==> flow/design.v (excerpt) <==
module decode(
	clk		,
	rst_n		,
	data_in	,
	data_out	
	);
	input clk;
	input rst_n;
	input [1:0] data_in;	 
	output reg data_out;
	wire [1:0] dis_00,dis_01,dis_10,dis_11;
	wire [31:0] add_1,add_2,add_3,add_4,add_5,add_6,add_7,add_8;
	reg [9:0]	path_s0,path_s1,path_s2,path_s3;   
	reg [31:0]	dis_s0,dis_s1,dis_s2,dis_s3;
	reg [19:0]count_clear;
	assign dis_00=data_in[1]+data_in[0];
	assign dis_01=data_in[1]+(data_in[0]^1'b1);
	assign dis_10=(data_in[1]^1'b1)+data_in[0];
	assign dis_11=(data_in[1]^1'b1)+(data_in[0]^1'b1);
	always @(posedge clk or negedge rst_n)
		if (rst_n==1'b0)
			count_clear<=20'b0;
		else if (count_clear>=20'd50000)
			count_clear<=20'b0;
		else
			count_clear<=count_clear+1'b1;
	assign add_1=dis_00+dis_s0;  
	assign add_2=dis_11+dis_s2;
	always @(posedge clk or negedge rst_n)
	begin
		if (rst_n==1'b0) 
			begin
				path_s0=10'b0;
				dis_s0=32'b0;
			end
		else if (count_clear==20'd50000)
			begin
				path_s0=10'b0;
				dis_s0=32'b0;
			end
		else if (add_1<=add_2)
			begin
				path_s0<={path_s0[8:0],1'b0};
				dis_s0<=add_1;
			end
		else 
			begin
				path_s0<={path_s2[8:0],1'b0};
				dis_s0<=add_2;
			end
	end
	assign add_3=dis_11+dis_s0;
	assign add_4=dis_00+dis_s2;
	always @(posedge clk or negedge rst_n)
	begin
		if (rst_n==1'b0) 
			begin
				path_s1=10'b0;
				dis_s1=32'b0;
			end
		else if (count_clear==20'd50000)
			begin
				path_s1=10'b0;
				dis_s1=32'b0;
			end
		else if (add_3<=add_4)
			begin
				path_s1<={path_s0[8:0],1'b1};
				dis_s1<=add_3;
			end
  ...
export LEC_CHECK = 0
export ABC_AREA = 0
export CAP_MARGIN = 35
export CELL_PAD_IN_SITES_DETAIL_PLACEMENT = 1
export CORE_MARGIN = 2
export CORE_UTILIZATION = 60
export CTS_CLUSTER_DIAMETER = 320
export CTS_CLUSTER_SIZE = 20
export MAX_ROUTING_LAYER = met4
export MIN_ROUTING_LAYER = met2
export PLACE_DENSITY_LB_ADDON = 0.03
export SLEW_MARGIN = 15
export TNS_END_PERCENT = 65
create_clock -name core_clock -period 6.69 [get_ports {clk}]
run.sh (not shown) runs the stock make flow with config.mk's settings and CLKGATE_MAP_FILE=.
The first run never finished: it broke off in 5_1_grt, error GRT-0116.
Edit:
==> flow/config.mk (replaced) <==
export PLATFORM = sky130hd
export DESIGN_NAME = decode
export DESIGN_NICKNAME = decode
export VERILOG_FILES = /design/flow/design.v
export SDC_FILE = /design/flow/constraint.sdc
export NUM_CORES = 4
export LEC_CHECK = 0
export CAP_MARGIN = 20
export CORE_MARGIN = 2
export CORE_UTILIZATION = 65
export SLEW_MARGIN = 20
==> flow/constraint.sdc (replaced) <==
create_clock -name core_clock -period 4.74 [get_ports {clk}]
set_input_delay 0.9480 -clock core_clock [delete_from_list [all_inputs] [get_ports {clk}]]
set_output_delay 0.9480 -clock core_clock [all_outputs]
set_load 0.01 [all_outputs]
- This time the run finished but failed the layout checks on setup timing
- synthesized area stays the same
- die area shrinks by about 7.5%
- synthesized cell count does not change
Edit:
--- a/flow/config.mk
+++ b/flow/config.mk
@@ -8,4 +8,5 @@
 export CAP_MARGIN = 20
 export CORE_MARGIN = 2
-export CORE_UTILIZATION = 65
+export CORE_UTILIZATION = 68
+export PLACE_DENSITY = 0.6
 export SLEW_MARGIN = 20
==> flow/constraint.sdc (replaced) <==
create_clock -name core_clock -period 8.18 [get_ports {clk}]
set_input_delay 1.6360 -clock core_clock [delete_from_list [all_inputs] [get_ports {clk}]]
set_output_delay 1.6360 -clock core_clock [all_outputs]
set_load 0.01 [all_outputs]
Outcome: This time the run went through all stages and came out clean. Final cell count came out lower by 15%. Worst hold slack is worse by 0.020 ns. First-iteration DRC count came out lower by 15%. Final area came out lower by 20%. Non-clock buffer count came out lower by 452. Worst setup slack is better by 0.60 ns.
Edit:
--- a/flow/config.mk
+++ b/flow/config.mk
@@ -8,5 +8,5 @@
 export CAP_MARGIN = 20
 export CORE_MARGIN = 2
-export CORE_UTILIZATION = 68
+export CORE_UTILIZATION = 40
 export PLACE_DENSITY = 0.6
 export SLEW_MARGIN = 20
==> flow/constraint.sdc (replaced) <==
create_clock -name core_clock -period 5.89 [get_ports {clk}]
set_input_delay 1.1780 -clock core_clock [delete_from_list [all_inputs] [get_ports {clk}]]
set_output_delay 1.1780 -clock core_clock [all_outputs]
set_load 0.01 [all_outputs]
Result: Design area went up by about 10%; routed wire length went up by 8.0%; area after synthesis stays the same; register-to-register slack gets worse by 0.89 ns; clock-buffer cell count is lower by 3; sequential share of layout area is lower by 2.0 points.
Edit:
--- a/flow/config.mk
+++ b/flow/config.mk
@@ -8,5 +8,5 @@
 export CAP_MARGIN = 20
 export CORE_MARGIN = 2
-export CORE_UTILIZATION = 40
+export CORE_UTILIZATION = 67
 export PLACE_DENSITY = 0.6
 export SLEW_MARGIN = 20
==> flow/constraint.sdc (replaced) <==
create_clock -name core_clock -period 5.06 [get_ports {clk}]
set_input_delay 1.0120 -clock core_clock [delete_from_list [all_inputs] [get_ports {clk}]]
set_output_delay 1.0120 -clock core_clock [all_outputs]
set_load 0.01 [all_outputs]
After rerunning: The new run finished with setup timing left. Routed wire length climbs by roughly a tenth. Count of clock-buffer cells in the layout does not change. Area after synthesis stays the same. Critical path depth increases by 2. Design area is higher by roughly a tenth. Register-to-register slack is worse by 0.70 ns. Cell count drops slightly. Flip-flop count does not change. Non-clock buffer count goes up by 183.
Edit:
--- a/flow/config.mk
+++ b/flow/config.mk
@@ -8,5 +8,6 @@
 export CAP_MARGIN = 20
 export CORE_MARGIN = 2
-export CORE_UTILIZATION = 67
-export PLACE_DENSITY = 0.6
+export CORE_UTILIZATION = 71
+export CTS_CLUSTER_DIAMETER = 380
+export PLACE_DENSITY = 0.64
 export SLEW_MARGIN = 20
==> flow/constraint.sdc (replaced) <==
create_clock -name core_clock -period 4.84 [get_ports {clk}]
set_input_delay 0.9680 -clock core_clock [delete_from_list [all_inputs] [get_ports {clk}]]
set_output_delay 0.9680 -clock core_clock [all_outputs]
set_load 0.01 [all_outputs]
Effect: This time the run aborted during 5_1_grt; die area is lower by 5.5%; synthesized cell count is unchanged; area after synthesis is unchanged.
